==> flow/design.v <==
`timescale 1ns / 1ps
module division_float_32(clock, start, operand1, operand2, result, finish, illegal);
	input clock;  
	input start;  
	input [31:0] operand1, operand2;  
	output reg [31:0] result;  
	output reg finish;  
	output illegal;  
	reg [7:0] exponent;
	reg [23:0] significand1, significand2;
	reg [95:0] temp_operand1, temp_operand2;  
	reg [95:0] sub_result;
	reg [5:0] step;  
	always @(posedge clock) begin  
		if(start) begin
			significand1 = {1'b1, operand1[22:0]};
			significand2 = {1'b1, operand2[22:0]};
			temp_operand1 = {significand1, 24'b0};  
			temp_operand2 = {significand2, 48'b0};  
			finish = 0;
			step = 0;
		end
		if(step == 48) begin  
			sub_result = temp_operand1;  
			exponent = 127 + operand1[30:23] - operand2[30:23];
			if(sub_result[72:48] * 2 > significand2) begin
				sub_result = sub_result + 1;
			end
			if(sub_result[24]) begin
				result[22:0] = sub_result[23:1];
			end else begin
				exponent = exponent - 1;
				result[22:0] = sub_result[22:0];
			end
			if((127 + operand1[30:23]) < operand2[30:23]) begin
				exponent = 0;
			end
			result[31] = operand1[31] ^ operand2[31];
			result[30:23] = exponent;
			if(operand1 == 0) result = 0;
			finish = 1;
		end else begin  
			temp_operand1 = temp_operand1 << 1;  
			if (temp_operand1 >= temp_operand2) temp_operand1 = temp_operand1 - temp_operand2 + 1;
			step = step + 1;  
		end
	end
	assign illegal = (operand2 == 0) ? 1 : 0;  
endmodule
clock: 6.83 ns
lec_check: 0
abc_area: 0
cap_margin: 20
cell_pad_in_sites_detail_placement: 0
core_aspect_ratio: 0.89
core_margin: 2
core_utilization: 72
cts_cluster_size: 52
max_routing_layer: met5
place_density: 0.65
slew_margin: 20
tns_end_percent: 50
run.sh (not shown) runs the stock make flow with config.mk's settings and CLKGATE_MAP_FILE=.
Edit:
Settings changed: CORE_UTILIZATION 72 to 70, CTS_CLUSTER_SIZE 52 to 36, PLACE_DENSITY 0.65 to default.
Clock period 6.83 ns to 4.01 ns, I/O delays scaled along.
- Now the flow aborted during 4_1_cts on DPL-0038
- die area rose by 2.8%
- synthesized cell count is unchanged
- area after synthesis stays the same
Edit:
Settings changed: CAP_MARGIN 20 to 5, CORE_UTILIZATION 70 to 63, CTS_CLUSTER_SIZE 36 to default, PLACE_DENSITY from default to 0.57, TNS_END_PERCENT 50 to 5.
Clock period 4.01 ns to 5.57 ns, I/O delays scaled along.
This time the run completed without violations.
Area after synthesis does not change.
Synthesized cell count stays the same.
Die size rose by 11%.
Edit:
Settings changed: ABC_AREA 0 to default, CAP_MARGIN 5 to 20, CELL_PAD_IN_SITES_DETAIL_PLACEMENT 0 to default, CORE_ASPECT_RATIO 0.89 to default, CORE_UTILIZATION 63 to 33, MAX_ROUTING_LAYER met5 to default, PLACE_DENSITY 0.57 to default, TNS_END_PERCENT 5 to default.
Clock period 5.57 ns to 5.05 ns, I/O delays scaled along.
What happened: Via count rose slightly; global-route usage fell by 15 points; sequential power rose by roughly a tenth; worst setup slack degrades by 0.42 ns; wire length rose by a few percent; power rose by about a fifth; hold slack hardly moves.
Edit:
Settings changed: CORE_UTILIZATION 33 to 68, CTS_CLUSTER_SIZE from default to 62, SETUP_SLACK_MARGIN from default to 0.76.
Clock period 5.05 ns to 4.98 ns, I/O delays scaled along.
=>
- final cell count shrinks by 14%
- critical path depth shrinks by 3
- clock power shrinks by 10%
- combinational power grows by about 10%
- design area grows by 1.1%
- power grows by 7.7%
- global-route usage grows by 20 points

---

Setup of tundra:
RTL: the design.v shown in full above, as it stands there.
Settings: LEC_CHECK=0, CAP_MARGIN=20, CORE_MARGIN=2, CORE_UTILIZATION=66, SLEW_MARGIN=20; clock period 4.07 ns.
tundra did not finish; a tool error ended it in global routing.
Input-level comparison between xenon and tundra:
Settings: CORE_UTILIZATION now 68, was 66; PLACE_DENSITY now 0.41, previously not set; the clock period (ns, I/O delays scaled along) now 5.8, was 4.07.
Notes after the runs:
xenon: flow completed, timing, DRC and antenna clean
In xenon, the post-placement setup slack came out 1.08 ns above the value in tundra.
Changes observed in xenon relative to tundra: H-tree level count closely matched the old numbers, chip height down about 1.4%, core utilization before placement up 2.2 points.
On tally of buffers added on design ports, xenon and tundra are neck and neck.
There was hardly any difference in flip-flop and latch count after synthesis between tundra and xenon.
The simple-gate portion of the synthesized area was comparable across xenon and tundra.
Die size: xenon and tundra compared, higher one is tundra
xenon vs tundra on final estimated routing congestion in global placement: xenon is the lower one.
The following lists how raven was set up differently from xenon:
Settings: PLACE_DENSITY changed from 0.41 to 0.38; ABC_AREA newly set to 1; the clock period (ns, I/O delays scaled along) changed from 5.8 to 4.77.
==> comparison <==
Diff xenon..raven | tally of nets with antenna violations remaining after routing | unchanged. raven vs xenon — area of combinational cells with multiple inputs rose 11%. Between xenon and raven, power increased. raven vs xenon: non-clock buffer count up by more than 10%.
For zinc, these inputs were changed with respect to raven:
Settings: a deleted PLACE_DENSITY that had been 0.38; a change of CORE_UTILIZATION from 68 to 40; a deleted ABC_AREA that had been 1; a change of the clock period (ns, I/O delays scaled along) from 4.77 to 5.05.
STATUS die area: zinc loses against raven
From raven to zinc the numbers moved as follows: total power of the final layout shrank by about 8%; multiplexer share of the synthesized area grew by 2.5 points; power in sequential cells shrank by about 1%.
Looking at topmost layer with routed signal wires, the met5 result is from raven; the met4 one comes from zinc.
Taking raven as the reference, in zinc register fraction of the total cell area increased 1.9 points; mean cell area of the mapped netlist increased about 34%.
Changes in amber relative to zinc:
Settings: the clock period (ns, I/O delays scaled along) changed from 5.05 to 5.5.
Notes after the runs:
Number of sinks driven by the clock tree of zinc is on par with amber. Looking at combinational fraction of the cell area, amber sits 2.4 points higher than zinc does. Re critical path depth: zinc and amber aren't equal, and the higher value belongs to amber. Relative to zinc, number of cells after detailed placement has decreased by about 3.3% in amber. On hold slack, zinc and amber are basically level.

---

== oak ==
// division_float_32: RTL as listed in full above, without the edits since
export LEC_CHECK = 0
export ABC_AREA = 0
export CAP_MARGIN = 15
export CELL_PAD_IN_SITES_DETAIL_PLACEMENT = 1
export CELL_PAD_IN_SITES_GLOBAL_PLACEMENT = 2
export CORE_ASPECT_RATIO = 0.73
export CORE_MARGIN = 5
export CORE_UTILIZATION = 17
export CTS_CLUSTER_SIZE = 25
export GPL_TIMING_DRIVEN = 0
export MAX_ROUTING_LAYER = met4
export PLACE_DENSITY_LB_ADDON = 0.08
export SLEW_MARGIN = 20
export TNS_END_PERCENT = 50
create_clock -name core_clock -period 6.83 [get_ports {clock}]
oak reached the final stage; the timing, design-rule and antenna checks on its layout passed.
Inputs modified between oak and pine:
Settings: a change of CORE_UTILIZATION from 17 to 66; a deleted PLACE_DENSITY_LB_ADDON that had been 0.08; a change of CAP_MARGIN from 15 to 20; a deleted GPL_TIMING_DRIVEN that had been 0; a deleted MAX_ROUTING_LAYER that had been met4; a deleted CELL_PAD_IN_SITES_GLOBAL_PLACEMENT that had been 2; a deleted TNS_END_PERCENT that had been 50; a deleted ABC_AREA that had been 0; a change of CORE_MARGIN from 5 to 2; a deleted CORE_ASPECT_RATIO that had been 0.73; a deleted CELL_PAD_IN_SITES_DETAIL_PLACEMENT that had been 1; a change of CTS_CLUSTER_SIZE from 25 to 62; a change of the clock period (ns, I/O delays scaled along) from 6.83 to 4.07.
==> comparison <==
- In the summary table, pine is marked failed, with error GRT-0232 raised in global routing.
- pine -> oak: post-synthesis simple-gate area fraction delta 0, exact match
- Compared with oak, pine shows die outline area that has gone down by more than half.
- Taking oak as the reference point, the post-DP HPWL of pine falls by 38%.
- oak has a higher height of the chip than pine.
- Placed cell area delta for pine relative to oak: 3400 µm² higher
- Post-placement cell count of pine falls short of that of oak by more than 10%.
- | worst slack after detailed placement | higher: pine |
- For number of buffers created by CTS, dividing the value from pine by the value from oak gives 0.74.
- Comparing pine against oak, there is no change at all in synthesized area.
The following lists how birch was set up differently from pine:
Settings: SETUP_SLACK_MARGIN newly set to 1.48; CTS_CLUSTER_SIZE removed (was 62); ABC_AREA newly set to 1; CTS_CLUSTER_DIAMETER newly set to 202; CORE_UTILIZATION changed from 66 to 40; the clock period (ns, I/O delays scaled along) changed from 4.07 to 5.5.
### Flow results
birch: PASS, flow complete, no timing, DRC or antenna violations. birch gives less average footprint of a synthesized cell than pine did. | die outline height | higher: birch |. Number of cells after detailed placement ended up 38% higher on birch than on pine.
The following lists how maple was set up differently from birch:
Settings: changing SETUP_SLACK_MARGIN from 1.48 to 1.13; changing CORE_UTILIZATION from 40 to 58; removing ABC_AREA (formerly 1); removing CTS_CLUSTER_DIAMETER (formerly 202); changing the clock period (ns, I/O delays scaled along) from 5.5 to 4.07.
[summary]
Layout checks on maple: not met. Flow itself completed; violations: setup timing.
Both conditions hold for birch: the flow ran to the end and the final layout passed the timing, design-rule and antenna checks.
maple ends up with lower die area than birch does.
Going from birch to maple, the cell count of the worst hold path was found to have gone down by 1.
Compared with birch, in maple number of diodes added for antenna fixing has increased, proportion of power drawn by the clock network shows a reduction of 3.2 points, global-route usage rose by 12 points, worst setup slack dropped 2630 ps, data arrival time at the worst-slack endpoint climbed 1170 ps.
Summary of maple over birch: synthesis area per yosys went down, largest fanout on the critical path went up.
diff inputs: maple => cedar
Settings: changing SETUP_SLACK_MARGIN from 1.13 to 0.86; changing CORE_UTILIZATION from 58 to 61; setting HOLD_SLACK_MARGIN to 0.29 for the first time; changing the clock period (ns, I/O delays scaled along) from 4.07 to 2.94.
--- outcome ---
Flow for cedar halted at global routing, error code GRT-0232.
Mapped cell area: cedar vs maple, no meaningful difference
Measured against each other, maple and cedar differ in number of instances in the placed design, the higher figure coming from cedar.
Sort maple and cedar by die span in y asc -> top: cedar
Width of the chip of cedar falls short of that of maple by a few percent.
The final reports for cedar and maple show cell resize tally after clock tree synthesis higher in the former.
Compared with maple, cedar shows a lower area of the placeable core.
maple fits on a die that is larger than the die of cedar.
maple → cedar: number of buffers inserted to repair setup after CTS went up by about 80%, share of synthesized area occupied by flip-flops and latches held.

---

Starts from the design.v that is shown in full above.
export LEC_CHECK = 0
export CAP_MARGIN = 0
export CELL_PAD_IN_SITES_DETAIL_PLACEMENT = 1
export CORE_ASPECT_RATIO = 1.13
export CORE_MARGIN = 2
export CORE_UTILIZATION = 40
export CTS_CLUSTER_DIAMETER = 200
export GPL_TIMING_DRIVEN = 0
export MAX_ROUTING_LAYER = met4
export MIN_ROUTING_LAYER = met2
export PLACE_DENSITY = 0.75
export SLEW_MARGIN = 20
export TNS_END_PERCENT = 45
create_clock -name core_clock -period 3.57 [get_ports {clock}]
The starting point ended with an error in global routing (5_1_grt), error GRT-0116.
Change:
ABC_AREA = 1   (was unset)
CAP_MARGIN = 30   (was 0)
CELL_PAD_IN_SITES_DETAIL_PLACEMENT = unset   (was 1)
CELL_PAD_IN_SITES_GLOBAL_PLACEMENT = 3   (was unset)
CORE_ASPECT_RATIO = unset   (was 1.13)
CORE_UTILIZATION = 48   (was 40)
CTS_CLUSTER_DIAMETER = 202   (was 200)
GPL_TIMING_DRIVEN = unset   (was 0)
PLACE_DENSITY = unset   (was 0.75)
SETUP_SLACK_MARGIN = 1.48   (was unset)
TNS_END_PERCENT = unset   (was 45)
clock period = 5.5 ns   (was 3.57 ns; I/O delays follow)
Outcome:
- This time the run aborted during global placement without I/O (3_1_place_gp_skip_io)
- die size goes down by 1.4%
- synthesized cell count goes up by 59%
- area after synthesis goes up by 18%

---

Starts from the design.v that is shown in full above.
export LEC_CHECK = 0
export CAP_MARGIN = 0
export CELL_PAD_IN_SITES_DETAIL_PLACEMENT = 1
export CORE_ASPECT_RATIO = 1.13
export CORE_MARGIN = 2
export CORE_UTILIZATION = 40
export CTS_CLUSTER_DIAMETER = 200
export GPL_TIMING_DRIVEN = 0
export HOLD_SLACK_MARGIN = 0.28
export MAX_ROUTING_LAYER = met4
export MIN_ROUTING_LAYER = met2
export SLEW_MARGIN = 20
export TNS_END_PERCENT = 55
create_clock -name core_clock -period 3.57 [get_ports {clock}]
The baseline finished but fails on setup timing.
Edit:
Settings changed: CAP_MARGIN 0 to 20, CELL_PAD_IN_SITES_DETAIL_PLACEMENT 1 to unset, CORE_ASPECT_RATIO 1.13 to unset, CORE_UTILIZATION 40 to 69, CTS_CLUSTER_DIAMETER 200 to unset, CTS_CLUSTER_SIZE set to 25, GPL_TIMING_DRIVEN 0 to unset, HOLD_SLACK_MARGIN 0.28 to unset, MAX_ROUTING_LAYER met4 to unset, MIN_ROUTING_LAYER met2 to unset, SETUP_SLACK_MARGIN set to 0.97, TNS_END_PERCENT 55 to unset.
Clock period 3.57 ns to 4.96 ns, I/O delays scaled along.
- With this change the flow ended with an error in 5_1_grt on GRT-0232
- synthesized cell count does not change
- die area is lower by well over a third
- area after synthesis stays the same
Edit:
Settings changed: CORE_UTILIZATION 69 to 58, CTS_CLUSTER_SIZE 25 to 37, HOLD_SLACK_MARGIN set to 0.29, SETUP_SLACK_MARGIN 0.97 to 0.86.
Clock period 4.96 ns to 2.94 ns, I/O delays scaled along.
The new run aborted during 5_1_grt (GRT-0232).
Die area rises by about a fifth.
Synthesized area does not change.
Synthesized cell count is unchanged.
Edit:
Settings changed: CORE_ASPECT_RATIO set to 0.71, CORE_UTILIZATION 58 to 61, CTS_CLUSTER_DIAMETER set to 377, PLACE_DENSITY_LB_ADDON set to 0.03, TNS_END_PERCENT set to 15.
After rerunning: The changed run ended with an error in 5_1_grt on GRT-0232. Area after synthesis is unchanged. Die size decreases by 4.8%. Synthesized cell count does not change.

---

Setup of run A:
// division_float_32: RTL as listed in full above, without the edits since
clock: 6.83 ns
lec_check: 0
abc_area: 0
cap_margin: 20
cell_pad_in_sites_detail_placement: 0
core_aspect_ratio: 0.89
core_margin: 2
core_utilization: 69
max_routing_layer: met5
place_density: 0.64
slew_margin: 20
tns_end_percent: 100
Relative to run A, the following input files were edited for run B:
- SETUP_SLACK_MARGIN: unset -> 0.61
- CORE_UTILIZATION: 69 -> 70
- TNS_END_PERCENT: 100 -> 50
- PLACE_DENSITY: 0.64 -> unset
- the clock period (ns, I/O delays scaled along): 6.83 -> 4.85
### Flow results
- Worst hold slack for run B: 0.025 ns up relative to run A
- Run B consumes more power than run A does.
- Per the comparison of run B with run A, count of clock-buffer cells in the layout rose by 2, worst path buffer plus inverter count rose by 1, sum of routed wire length over all layers rose by about 50%.
--- input diff run B..run C ---
- CTS_CLUSTER_DIAMETER now 359, previously not set
- CORE_MARGIN now 3, was 2
- CORE_UTILIZATION now 67, was 70
- CTS_CLUSTER_SIZE now 24, previously not set
- TNS_END_PERCENT now 5, was 50
- SETUP_SLACK_MARGIN no longer set, was 0.61
- the clock period (ns, I/O delays scaled along) now 4.01, was 4.85
Notes after the runs:
On vertical die dimension, the higher figure sits with run C, not run B.
Die extent in x: run C higher than run B
Run C did not finish; a tool error ended it in 5_1_grt.
Run B reached the final stage; the timing, design-rule and antenna checks on its layout passed.
For the number of buffers added by the clock tree synthesis step, run C came in 14 lower than run B did.

---

Starts from the design.v that is shown in full above.
==> flow/config.mk <==
export PLATFORM = sky130hd
export DESIGN_NAME = division_float_32
export DESIGN_NICKNAME = division_float_32
export VERILOG_FILES = /design/flow/design.v
export SDC_FILE = /design/flow/constraint.sdc
export NUM_CORES = 4
export LEC_CHECK = 0
export ABC_AREA = 0
export CAP_MARGIN = 15
export CELL_PAD_IN_SITES_DETAIL_PLACEMENT = 0
export CELL_PAD_IN_SITES_GLOBAL_PLACEMENT = 0
export CORE_ASPECT_RATIO = 0.56
export CORE_MARGIN = 5
export CORE_UTILIZATION = 17
export CTS_CLUSTER_SIZE = 25
export GPL_ROUTABILITY_DRIVEN = 0
export GPL_TIMING_DRIVEN = 0
export MAX_ROUTING_LAYER = met5
export PLACE_DENSITY_LB_ADDON = 0.08
export SLEW_MARGIN = 20
export TNS_END_PERCENT = 50
==> flow/constraint.sdc <==
create_clock -name core_clock -period 8.64 [get_ports {clock}]
set_input_delay 1.7280 -clock core_clock [delete_from_list [all_inputs] [get_ports {clock}]]
set_output_delay 1.7280 -clock core_clock [all_outputs]
set_load 0.01 [all_outputs]
Next try:
- CAP_MARGIN: 15 -> 20
- CELL_PAD_IN_SITES_GLOBAL_PLACEMENT: 0 -> default
- CORE_ASPECT_RATIO: 0.56 -> 0.89
- CORE_MARGIN: 5 -> 3
- CORE_UTILIZATION: 17 -> 67
- CTS_CLUSTER_SIZE: 25 -> 24
- GPL_ROUTABILITY_DRIVEN: 0 -> default
- GPL_TIMING_DRIVEN: 0 -> default
- PLACE_DENSITY_LB_ADDON: 0.08 -> default
- clock period: 8.64 -> 5.14 ns (I/O delays scaled with it)
Hold slack improves by 9.9 ps.
Routed wire length came out lower by about 40%.
Total power increases by 53%.
Synthesized area is unchanged.
Synthesized cell count stays the same.
Sequential share of layout area is higher by 1.2 points.
Utilization came out higher by 57 points.
Design area goes down by about 5.4%.
Clock-buffer cell count decreases by 15.
Final cell count shrinks by about 28%.
Setup slack improved by 180 ps.
Power and IR drop assume default switching activity.
